==> flow/design.v (excerpt) <==
module fpmultiplier (output logic [31:0] product, output logic ready,
		input logic [31:0] a, input logic clock, nreset);
enum {activation, start, loada, loadb, check, special, regularcalculation,carries, final_output}state;
logic [31:0] multi_a, multi_b;
logic [47:0] manti_48bit;
logic [22:0] manti_23bit; 
logic [9:0] expon; 
logic sign;
logic infinite_a,NaN_a,zero_a,infinite_b,NaN_b,zero_b; 
assign  infinite_a = (multi_a[30:23]==8'b11111111)&&(multi_a[22:0]==0);
assign  NaN_a = (multi_a[30:23]==8'b11111111)&&(multi_a[22:0]!=0);
assign  zero_a = (multi_a[30:23]==0);
assign  infinite_b = (multi_b[30:23]==8'b11111111)&&(multi_b[22:0]==0);
assign  NaN_b = (multi_b[30:23]==8'b11111111)&&(multi_b[22:0]!=0);
assign  zero_b = (multi_b[30:23]==0); 
always_ff @(posedge clock, negedge nreset)
if (~nreset)
  begin 
  product <=0;
  multi_a <= 0;
  multi_b <= 0;
  state <= start;
  ready <= 0;
  end
else
begin 
  case (state)
    activation:
           begin
           ready <=1;
           end
    start: 
           begin
           ready <= 0;
           state <= loada;
           end
    loada: 
           begin 
           multi_a <= a;
           state <= loadb;
           end
    loadb: 
           begin
           multi_b <= a;
           state <= check;        
           end
    check:
           begin
           sign <= multi_a[31]^multi_b[31];
           if(NaN_a||infinite_a||zero_a||NaN_b||infinite_b||zero_b)
           state <= special;
           else
           state <= regularcalculation;
           end
    special:
           begin
            state <= final_output;
            if (NaN_a||NaN_b) 
              begin
              expon <= 10'b0011111111;
              manti_23bit <= 1;
              end
  ...
For scale: roughly 140 flip-flops, ~67 I/O pins, ~25000 µm² of cells after synthesis.
Settings: LEC_CHECK=0, CAP_MARGIN=15, CORE_MARGIN=7, CORE_UTILIZATION=32, CTS_CLUSTER_DIAMETER=104, GPL_TIMING_DRIVEN=1, HOLD_SLACK_MARGIN=0.06, MAX_ROUTING_LAYER=met4, MIN_ROUTING_LAYER=met2, PLACE_DENSITY_LB_ADDON=0.22, SLEW_MARGIN=15; clock period 8.34 ns.
run.sh (not shown) runs the stock make flow with config.mk's settings and CLKGATE_MAP_FILE=.
The baseline finished with timing, DRC and antenna clean.
Change:
CAP_MARGIN = 20   (was 15)
CORE_MARGIN = 2   (was 7)
CORE_UTILIZATION = 40   (was 32)
CTS_CLUSTER_DIAMETER = default   (was 104)
GPL_TIMING_DRIVEN = default   (was 1)
HOLD_SLACK_MARGIN = 0.02   (was 0.06)
MIN_ROUTING_LAYER = default   (was met2)
clock period = 9.0 ns   (was 8.34 ns; I/O delays follow)
What happened: Final area goes down by 1.8%. Hold slack loses 6.5 ps. First-iteration DRC count goes down by 65%. Combinational power goes down by 13%. Count of clock-buffer cells in the layout goes up by 1. Power goes down by 9.7%. Routed wire length goes down by 8.6%.
Change:
HOLD_SLACK_MARGIN = default   (was 0.02)
MAX_ROUTING_LAYER = default   (was met4)
PLACE_DENSITY = 0.6   (was default)
PLACE_DENSITY_LB_ADDON = default   (was 0.22)
SLEW_MARGIN = 20   (was 15)
clock period = 8.27 ns   (was 9.0 ns; I/O delays follow)
Effect:
- fmax climbs by a few percent
- setup slack is worse by 240 ps
- cell area hardly moves
- total power grows by roughly a tenth
Change:
ABC_AREA = 1   (was default)
CORE_UTILIZATION = 72   (was 40)
SETUP_SLACK_MARGIN = -0.2   (was default)
clock period = 7.06 ns   (was 8.27 ns; I/O delays follow)
- global-route usage came out higher by 20 points
- worst setup slack got worse by 650 ps
- maximum frequency came out higher by 8.0%
- hold slack is about the same
- core utilization came out higher by 35 points
- sequential share of layout area came out lower by 0.69 points
- via count came out higher by 21%

Starting RTL as in the previous note.
export LEC_CHECK = 0
export CAP_MARGIN = 20
export CORE_ASPECT_RATIO = 0.5
export CORE_MARGIN = 2
export CORE_UTILIZATION = 72
export CTS_CLUSTER_DIAMETER = 373
export CTS_CLUSTER_SIZE = 97
export PLACE_DENSITY = 0.38
export SLEW_MARGIN = 20
export TNS_END_PERCENT = 40
create_clock -name core_clock -period 6.56 [get_ports {clock}]
The first run completed and failed the layout checks on setup timing.
Change:
- ABC_AREA: not set -> 1
- CORE_ASPECT_RATIO: 0.5 -> not set
- CTS_CLUSTER_DIAMETER: 373 -> not set
- CTS_CLUSTER_SIZE: 97 -> not set
- PLACE_DENSITY: 0.38 -> 0.6
- TNS_END_PERCENT: 40 -> not set
- clock period: 6.56 -> 3.59 ns (I/O delays scaled with it)
The new run ended with an error in global routing; synthesized cell count grows by a quarter to a third; synthesized area came out higher by a few percent; die size rises by a few percent.
Change:
- ABC_AREA: 1 -> not set
- PLACE_DENSITY: 0.6 -> 0.64
- clock period: 3.59 -> 7.22 ns (I/O delays scaled with it)
After rerunning:
- The changed run finished clean
- synthesized cell count falls by 21%
- area after synthesis shrinks by 4.8%
- die size goes down by 4.7%
Change:
- ABC_AREA: not set -> 1
- PLACE_DENSITY: 0.64 -> not set
- PLACE_DENSITY_LB_ADDON: not set -> 0.18
- clock period: 7.22 -> 5.96 ns (I/O delays scaled with it)
With this change the flow ended with an error in global routing with GRT-0232.
Area after synthesis came out higher by a few percent.
Die area climbs by a few percent.
Synthesized cell count climbs by a quarter to a third.
Change:
- ABC_AREA: 1 -> not set
- CORE_UTILIZATION: 72 -> 29
- PLACE_DENSITY: not set -> 0.6
- PLACE_DENSITY_LB_ADDON: 0.18 -> not set
- clock period: 5.96 -> 8.27 ns (I/O delays scaled with it)
The new run ran to the end with no violations. Die size goes up by 130%. Area after synthesis goes down by 4.8%. Synthesized cell count goes down by 21%.

fpmultiplier again, from the RTL that the note above started with.
export LEC_CHECK = 0
export ABC_AREA = 1
export CAP_MARGIN = 20
export CELL_PAD_IN_SITES_GLOBAL_PLACEMENT = 0
export CORE_ASPECT_RATIO = 0.5
export CORE_MARGIN = 9
export CORE_UTILIZATION = 57
export CTS_CLUSTER_DIAMETER = 297
export CTS_CLUSTER_SIZE = 99
export MAX_ROUTING_LAYER = met4
export PLACE_DENSITY = 0.37
export SETUP_SLACK_MARGIN = -0.39
export SLEW_MARGIN = 20
export TNS_END_PERCENT = 40
create_clock -name core_clock -period 8.18 [get_ports {clock}]
Then changed:
CORE_UTILIZATION = 67   (was 57)
CTS_CLUSTER_DIAMETER = 223   (was 297)
TNS_END_PERCENT = not set   (was 40)
Outcome:
- The new run went through all stages and came out clean
- area after synthesis stays the same
- wire length rises by 1.5%
- setup slack gets worse by 0.051 ns
- clock-buffer cell count falls by 2
Then changed:
ABC_AREA = not set   (was 1)
CELL_PAD_IN_SITES_GLOBAL_PLACEMENT = not set   (was 0)
CORE_ASPECT_RATIO = not set   (was 0.5)
CORE_MARGIN = 2   (was 9)
CORE_UTILIZATION = 72   (was 67)
CTS_CLUSTER_DIAMETER = 252   (was 223)
CTS_CLUSTER_SIZE = not set   (was 99)
MAX_ROUTING_LAYER = not set   (was met4)
SETUP_SLACK_MARGIN = not set   (was -0.39)
clock period = 6.16 ns   (was 8.18 ns; I/O delays follow)
With this change the flow finished but fails on setup timing.
Clock skew is lower by 0.0044 ns.
Final cell count fell by 13%.
Combinational power came out higher by 34%.
Synthesized area fell by 4.8%.
Sequential cell count does not change.
Total power increases by 32%.
Via count shrinks by 5.2%.
Register-to-register slack gets worse by 1.6 ns.
Non-clock buffer count went up by 277.
Utilization climbs by 15 points.
Final area grows by 7.9%.

fpmultiplier again, from the RTL that the note above started with.
clock: 9.0 ns
lec_check: 0
abc_area: 1
cap_margin: 20
core_margin: 2
core_utilization: 50
cts_cluster_diameter: 396
cts_cluster_size: 98
gpl_routability_driven: 0
place_density: 0.35
slew_margin: 20
tns_end_percent: 15
Rerun with:
==> flow/config.mk (replaced) <==
export PLATFORM = sky130hd
export DESIGN_NAME = fpmultiplier
export DESIGN_NICKNAME = fpmultiplier
export VERILOG_FILES = /design/flow/design.v
export SDC_FILE = /design/flow/constraint.sdc
export NUM_CORES = 4
export LEC_CHECK = 0
export CAP_MARGIN = 20
export CORE_MARGIN = 2
export CORE_UTILIZATION = 64
export PLACE_DENSITY = 0.6
export SLEW_MARGIN = 20
==> flow/constraint.sdc (replaced) <==
create_clock -name core_clock -period 5.93 [get_ports {clock}]
set_input_delay 1.1860 -clock core_clock [delete_from_list [all_inputs] [get_ports {clock}]]
set_output_delay 1.1860 -clock core_clock [all_outputs]
set_load 0.01 [all_outputs]
Result:
- This time the run produced a layout that fails on negative setup slack
- critical path depth rises by 2
- wire length decreases by a few percent
- via count goes down by a few percent
- global-route usage goes up by 6.7 points
- area after synthesis goes down by a few percent
- worst hold slack degrades by 6.2 ps
Rerun with:
--- a/flow/config.mk
+++ b/flow/config.mk
@@ -9,3 +9,3 @@
 export CORE_MARGIN = 2
-export CORE_UTILIZATION = 64
+export CORE_UTILIZATION = 40
 export PLACE_DENSITY = 0.6
==> flow/constraint.sdc (replaced) <==
create_clock -name core_clock -period 9.0 [get_ports {clock}]
set_input_delay 1.8000 -clock core_clock [delete_from_list [all_inputs] [get_ports {clock}]]
set_output_delay 1.8000 -clock core_clock [all_outputs]
set_load 0.01 [all_outputs]
This time the run completed without violations; global-route usage drops by 15 points; fmax drops by about a fifth; count of clock-buffer cells in the layout drops by 1; register-to-register slack gains 1800 ps.
Rerun with:
--- a/flow/config.mk
+++ b/flow/config.mk
@@ -8,5 +8,5 @@
 export CAP_MARGIN = 20
-export CORE_MARGIN = 2
+export CORE_MARGIN = 8
 export CORE_UTILIZATION = 40
-export PLACE_DENSITY = 0.6
-export SLEW_MARGIN = 20
+export MAX_ROUTING_LAYER = met4
+export SLEW_MARGIN = 15
Effect: Design area stays flat; wire length came out higher by 2.1%; area after synthesis is unchanged; total power falls by 1.4%; setup slack gets worse by 57 ps; via count hardly moves.
Rerun with:
--- a/flow/config.mk
+++ b/flow/config.mk
@@ -7,6 +7,11 @@
 export LEC_CHECK = 0
+export ABC_AREA = 1
 export CAP_MARGIN = 20
-export CORE_MARGIN = 8
-export CORE_UTILIZATION = 40
-export MAX_ROUTING_LAYER = met4
-export SLEW_MARGIN = 15
+export CORE_MARGIN = 2
+export CORE_UTILIZATION = 32
+export CTS_CLUSTER_DIAMETER = 222
+export CTS_CLUSTER_SIZE = 98
+export GPL_ROUTABILITY_DRIVEN = 0
+export PLACE_DENSITY = 0.6
+export SLEW_MARGIN = 20
+export TNS_END_PERCENT = 15
Outcome: Sequential power hardly moves; area after synthesis went up by a few percent; fmax went up by roughly a tenth; first-iteration DRC count went up by a little under a tenth; power went up by a few percent; synthesized cell count went up by a quarter to a third.
No activity file was given, so power comes from the tool's default toggle rates.
